==> inputs of job 1431 <==
==> flow/design.v <==
module ctr #(
	parameter ADR_WIDTH = 6
)(
	input wire clk_i,
	input wire rst_i,
	input wire carry_i,
	input wire [2-1:0] op_i,
	output reg [1-1:0] ctr_marmux_o,
	output reg [2-1:0] ctr_carrymux_o,
	output reg ctr_pc_reg_en_o,
	output reg ctr_a_reg_en_o,
	output reg ctr_mar_reg_en_o,
	output reg ctr_d_reg_en_o,
	output reg ctr_we_o,
	output reg [2-1:0] ctr_aluop_o
);
	localparam STATE_WIDTH = 12;
	localparam [STATE_WIDTH-1:0]
		s_fi	=	12'b000_000_000_001,
		s_rm	=	12'b000_000_000_010,
		s_nf	=	12'b000_000_000_100,
		s_nc	=	12'b000_000_001_000,
		s_af	=	12'b000_000_010_000,
		s_ac	=	12'b000_000_100_000,
		s_jc	=	12'b000_001_000_000,
		s_sw	=	12'b000_010_000_000,
		s_pm	=	12'b000_100_000_000,
		s_nw	=	12'b001_000_000_000,
		s_aw	=	12'b010_000_000_000,
		s_fw	=	12'b100_000_000_000;
	reg [STATE_WIDTH-1:0] current, next;
	always @(posedge clk_i) begin:sequential
		if (rst_i) begin
			current <= s_fi;
		end else begin
			current <= next;
		end
	end
	always @* begin:combnext
	case (current)
		s_fi:
			next = s_fw;
		s_fw:
			next = s_rm;
		s_rm:
			case (op_i)
				2'b00 : begin
					next = s_nf;
				end
				2'b01 : begin
					next = s_af;
				end
				2'b10 : begin
					next = s_sw;
				end
				2'b11 : begin
					if (carry_i) begin
						next = s_jc;
					end else begin
						next = s_fi;
					end
				end
				default:
					next = s_fi;
			endcase
		s_nf:
			next = s_nw;
                s_nw:
                        next = s_nc;
		s_nc:
			next = s_pm;
		s_af:
			next = s_aw;
                s_aw:
                        next = s_ac;
		s_ac:
			next = s_pm;
		s_jc:
			next = s_pm;
		s_sw:
			next = s_pm;
		s_pm:
			next = s_fi;
		default:
			next = s_fi;
	endcase
	end
	always @* begin:combout
	case(current)
		s_fi:
		begin
			ctr_pc_reg_en_o = 1'b1;
			ctr_marmux_o = 1'b1;
			ctr_mar_reg_en_o = 1'b0;
			ctr_aluop_o = 2'b01;
			ctr_a_reg_en_o = 1'b0;
			ctr_we_o = 1'b0;
			ctr_d_reg_en_o = 1'b0;
			ctr_carrymux_o = 2'b00;
		end
		s_fw:
		begin
			ctr_pc_reg_en_o = 1'b1;
			ctr_marmux_o = 1'b1;
			ctr_mar_reg_en_o = 1'b0;
			ctr_aluop_o = 2'b01;
			ctr_a_reg_en_o = 1'b0;
			ctr_we_o = 1'b0;
			ctr_d_reg_en_o = 1'b1;
			ctr_carrymux_o = 2'b00;
		end
		s_rm:
		begin
			ctr_pc_reg_en_o = 1'b0;
			ctr_marmux_o = 1'b0;
			ctr_mar_reg_en_o = 1'b1;
			ctr_aluop_o = 2'b01;
			ctr_a_reg_en_o = 1'b0;
			ctr_we_o = 1'b0;
			ctr_d_reg_en_o = 1'b0;
			ctr_carrymux_o = 2'b00;
		end
		s_nf:
		begin
			ctr_pc_reg_en_o = 1'b0;
			ctr_marmux_o = 1'b1;
			ctr_mar_reg_en_o = 1'b0;
			ctr_aluop_o = 2'b01;
			ctr_a_reg_en_o = 1'b0;
			ctr_we_o = 1'b0;
			ctr_d_reg_en_o = 1'b0;
			ctr_carrymux_o = 2'b00;
		end
		s_nw:
		begin
			ctr_pc_reg_en_o = 1'b0;
			ctr_marmux_o = 1'b1;
			ctr_mar_reg_en_o = 1'b0;
			ctr_aluop_o = 2'b01;
			ctr_a_reg_en_o = 1'b0;
			ctr_we_o = 1'b0;
			ctr_d_reg_en_o = 1'b1;
			ctr_carrymux_o = 2'b00;
		end
		s_nc:
		begin
			ctr_pc_reg_en_o = 1'b0;
			ctr_marmux_o = 1'b1;
			ctr_mar_reg_en_o = 1'b0;
			ctr_aluop_o = 2'b00;
			ctr_a_reg_en_o = 1'b1;
			ctr_we_o = 1'b0;
			ctr_d_reg_en_o = 1'b0;
			ctr_carrymux_o = 2'b01;
		end
		s_af:
		begin
			ctr_pc_reg_en_o = 1'b0;
			ctr_marmux_o = 1'b1;
			ctr_mar_reg_en_o = 1'b0;
			ctr_aluop_o = 2'b01;
			ctr_a_reg_en_o = 1'b0;
			ctr_we_o = 1'b0;
			ctr_d_reg_en_o = 1'b0;
			ctr_carrymux_o = 2'b00;
		end
		s_aw:
		begin
			ctr_pc_reg_en_o = 1'b0;
			ctr_marmux_o = 1'b1;
			ctr_mar_reg_en_o = 1'b0;
			ctr_aluop_o = 2'b01;
			ctr_a_reg_en_o = 1'b0;
			ctr_we_o = 1'b0;
			ctr_d_reg_en_o = 1'b1;
			ctr_carrymux_o = 2'b00;
		end
		s_ac:
		begin
			ctr_pc_reg_en_o = 1'b0;
			ctr_marmux_o = 1'b1;
			ctr_mar_reg_en_o = 1'b0;
			ctr_aluop_o = 2'b01;
			ctr_a_reg_en_o = 1'b1;
			ctr_we_o = 1'b0;
			ctr_d_reg_en_o = 1'b0;
			ctr_carrymux_o = 2'b01;
		end
		s_jc:
		begin
			ctr_pc_reg_en_o = 1'b0;
			ctr_marmux_o = 1'b1;
			ctr_mar_reg_en_o = 1'b0;
			ctr_aluop_o = 2'b01;
			ctr_a_reg_en_o = 1'b0;
			ctr_we_o = 1'b0;
			ctr_d_reg_en_o = 1'b0;
			ctr_carrymux_o = 2'b10;
		end
		s_sw:
		begin
			ctr_pc_reg_en_o = 1'b0;
			ctr_marmux_o = 1'b1;
			ctr_mar_reg_en_o = 1'b0;
			ctr_aluop_o = 2'b01;
			ctr_a_reg_en_o = 1'b0;
			ctr_we_o = 1'b1;
			ctr_d_reg_en_o = 1'b0;
			ctr_carrymux_o = 2'b00;
		end
		s_pm:
		begin
			ctr_pc_reg_en_o = 1'b0;
			ctr_marmux_o = 1'b1;
			ctr_mar_reg_en_o = 1'b1;
			ctr_aluop_o = 2'b01;
			ctr_a_reg_en_o = 1'b0;
			ctr_we_o = 1'b0;
			ctr_d_reg_en_o = 1'b0;
			ctr_carrymux_o = 2'b00;
		end
		default:
		begin
			ctr_pc_reg_en_o = 1'b0;
			ctr_marmux_o = 1'b1;
			ctr_mar_reg_en_o = 1'b1;
			ctr_aluop_o = 2'b01;
			ctr_a_reg_en_o = 1'b0;
			ctr_we_o = 1'b0;
			ctr_d_reg_en_o = 1'b0;
			ctr_carrymux_o = 2'b00;
		end
	endcase
	end
endmodule
module adr #(
	parameter ADR_WIDTH = 6
)(
	input wire clk_i,
	input wire rst_i,
	input wire [ADR_WIDTH-1:0] adr_i,
	input wire [1-1:0] ctr_marmux_i,
	input wire ctr_mar_reg_en_i,
	input wire ctr_pc_reg_en_i,
	output wire [ADR_WIDTH-1:0] adr_o
);
	reg [ADR_WIDTH-1:0] mar_reg;
	reg [ADR_WIDTH-1:0] mar_reg_next;
	reg [ADR_WIDTH-1:0] pc_reg;
	reg [ADR_WIDTH-1:0] pc_reg_next;
	always @(posedge clk_i) begin:seq
		if (rst_i) begin
			pc_reg <= 0;
			mar_reg <= 0;
		end else begin
			if (ctr_pc_reg_en_i) begin
				pc_reg <= pc_reg_next;
			end
			if (ctr_mar_reg_en_i) begin
				mar_reg <= mar_reg_next;
			end
		end
	end
	always @* begin:comb
		pc_reg_next = mar_reg + 1'd1;
		case (ctr_marmux_i)
			1'b0 : begin
				mar_reg_next = adr_i;
			end
			1'b1 : begin
				mar_reg_next = pc_reg;
			end
			default:
				mar_reg_next = pc_reg;
		endcase
	end
	assign adr_o = mar_reg;
endmodule
module dat #(
	parameter DATA_WIDTH = 8
)(
	input wire clk_i,
	input wire rst_i,
	input wire [DATA_WIDTH-1:0] data_i,
	input wire [2-1:0] ctr_aluop_i,
	input wire ctr_a_reg_en_i,
	input wire [2-1:0] ctr_carrymux_i,
	output wire carry_o,
	output wire [DATA_WIDTH-1:0] data_o
);
	reg [DATA_WIDTH-1:0] a_reg;
	reg [DATA_WIDTH-1:0] a_reg_next;
	reg carry_reg;
	reg carry_next;
	reg carry_alu;
	always @(posedge clk_i) begin:seq
		if (rst_i) begin
			a_reg <= 0;
			carry_reg <= 0;
		end else begin
			if (ctr_a_reg_en_i) begin
				a_reg <= a_reg_next;
			end
			carry_reg <= carry_next;
		end
	end
	always @* begin:comb
		case (ctr_aluop_i)
			2'b00 : begin
				{carry_alu, a_reg_next} =
					{1'b0, ~(a_reg | data_i)};
			end
			2'b01 : begin
				{carry_alu, a_reg_next} =
					a_reg + data_i;
			end
			2'b11 : begin
				{carry_alu, a_reg_next} = {1'b0, a_reg};
			end
			2'b10 : begin
				{carry_alu, a_reg_next} = {carry_reg, a_reg};
			end
			default:
				{carry_alu, a_reg_next} = {carry_reg, a_reg};
		endcase
		case (ctr_carrymux_i)
			2'b00 : begin
				carry_next = carry_reg;
			end
			2'b01 : begin
				carry_next = carry_alu;
			end
			2'b10 : begin
				carry_next = 0;
			end
			default:
				carry_next = carry_reg;
		endcase
	end
	assign data_o = a_reg;
	assign carry_o = carry_reg;
endmodule
module alpacacorn #(
	parameter ADR_WIDTH = 6,
	parameter DATA_WIDTH = 8
)(
	input wire clk_i,
	input wire rst_i,
	input wire [DATA_WIDTH-1:0] data_i,
	output wire [DATA_WIDTH-1:0] data_o,
	output wire [ADR_WIDTH-1:0] adr_o,
	output wire we_o
);
	wire carry_dat_ctr;
	wire [2-1:0] ctr_carrymux_ctr_dat;
	wire ctr_a_reg_en_ctr_dat;
	wire [1-1:0] ctr_marmux_ctr_adr;
	wire ctr_mar_reg_en_ctr_adr;
	wire ctr_pc_reg_en_ctr_adr;
	wire ctr_d_reg_en;
	wire [2-1:0] ctr_aluop_ctr_dat;
	reg [DATA_WIDTH-1:0] d_reg;
	always @(posedge clk_i) begin:seq
		if (rst_i) begin
			d_reg <= 0;
		end else begin
			if (ctr_d_reg_en) begin
				d_reg <= data_i;
			end
		end
	end
	ctr #(
		.ADR_WIDTH(ADR_WIDTH)
	) i_ctr (
		.clk_i(clk_i),
		.rst_i(rst_i),
		.carry_i(carry_dat_ctr),
		.op_i(d_reg[DATA_WIDTH-1:DATA_WIDTH-2]),
		.ctr_marmux_o(ctr_marmux_ctr_adr),
		.ctr_carrymux_o(ctr_carrymux_ctr_dat),
		.ctr_a_reg_en_o(ctr_a_reg_en_ctr_dat),
		.ctr_d_reg_en_o(ctr_d_reg_en),
		.ctr_mar_reg_en_o(ctr_mar_reg_en_ctr_adr),
		.ctr_pc_reg_en_o(ctr_pc_reg_en_ctr_adr),
		.ctr_aluop_o(ctr_aluop_ctr_dat),
		.ctr_we_o(we_o)
	);
	adr #(
		.ADR_WIDTH(ADR_WIDTH)
	) i_adr (
		.clk_i(clk_i),
		.rst_i(rst_i),
		.adr_i(d_reg[ADR_WIDTH-1:0]),
		.ctr_marmux_i(ctr_marmux_ctr_adr),
		.ctr_mar_reg_en_i(ctr_mar_reg_en_ctr_adr),
		.ctr_pc_reg_en_i(ctr_pc_reg_en_ctr_adr),
		.adr_o(adr_o)
	);
	dat #(
		.DATA_WIDTH(DATA_WIDTH)
	) i_dat (
		.clk_i(clk_i),
		.rst_i(rst_i),
		.data_i(d_reg),
		.ctr_aluop_i(ctr_aluop_ctr_dat),
		.ctr_carrymux_i(ctr_carrymux_ctr_dat),
		.ctr_a_reg_en_i(ctr_a_reg_en_ctr_dat),
		.carry_o(carry_dat_ctr),
		.data_o(data_o)
	);
endmodule
==> flow/run.sh <==
#!/bin/bash
# the make line also repeats each setting of config.mk as NAME=value (left out here)
make -C /OpenROAD-flow-scripts/flow DESIGN_CONFIG=/design/flow/config.mk WORK_HOME=/design/flow/orfs CLKGATE_MAP_FILE= finish
==> flow/config.mk <==
export PLATFORM = sky130hd
export DESIGN_NAME = alpacacorn
export DESIGN_NICKNAME = alpacacorn
export VERILOG_FILES = /design/flow/design.v
export SDC_FILE = /design/flow/constraint.sdc
export NUM_CORES = 4
export LEC_CHECK = 0
export CAP_MARGIN = 20
export CORE_MARGIN = 2
export CORE_UTILIZATION = 26
export CTS_CLUSTER_DIAMETER = 197
export CTS_CLUSTER_SIZE = 48
export GPL_TIMING_DRIVEN = 0
export HOLD_SLACK_MARGIN = 0.18
export MAX_ROUTING_LAYER = met4
export SLEW_MARGIN = 5
==> flow/constraint.sdc <==
create_clock -name core_clock -period 1.9 [get_ports {clk_i}]
set_input_delay 0.3800 -clock core_clock [delete_from_list [all_inputs] [get_ports {clk_i}]]
set_output_delay 0.3800 -clock core_clock [all_outputs]
set_load 0.01 [all_outputs]
==> job 6897 (differences from job 1431) <==
--- a/flow/config.mk
+++ b/flow/config.mk
@@ -7,5 +7,6 @@
 export LEC_CHECK = 0
 export CAP_MARGIN = 20
-export CORE_MARGIN = 2
+export CELL_PAD_IN_SITES_DETAIL_PLACEMENT = 2
+export CORE_MARGIN = 10
 export CORE_UTILIZATION = 26
 export CTS_CLUSTER_DIAMETER = 197
==> flow/constraint.sdc (replaced) <==
create_clock -name core_clock -period 2.43 [get_ports {clk_i}]
set_input_delay 0.4860 -clock core_clock [delete_from_list [all_inputs] [get_ports {clk_i}]]
set_output_delay 0.4860 -clock core_clock [all_outputs]
set_load 0.01 [all_outputs]
==> qor summary <==
| metric | job 6897 | job 1431 |
|---|---|---|
| Result of the run | timing/DRC/antenna clean | complete, but fails checks |
| Layout check failures | - | negative setup slack |
| Detailed-route wire length on metal 1 | 2650 um | 2190 um |
| Clock buffer count | 6 | 8 |
| Global-route met1 utilization | 12.1% | 14.1% |
| Power Dens Cells | 532 nW/um^2 | 641 nW/um^2 |
| Max Fanout on Critical Path | 4 | 2 |
| Worst hold slack | 0.418 ns | 0.411 ns |
| Post-Route WL | 6150 um | 4330 um |
| Power Clock | 0.460 mW | 0.544 mW |
| DIE HEIGHT | 108 um | 92.4 um |
| Width of the chip | 108 um | 92.4 um |
| Worst Clk Skew | 0.00793 ns | 0.00552 ns |
| Switching Share | 27.3% | 24.6% |
| Final core utilization | 32.6% | 33.4% |
| Final cycle utilization of the critical path | 90.6% | 102% |
No activity file was given, so power comes from the tool's default toggle rates.
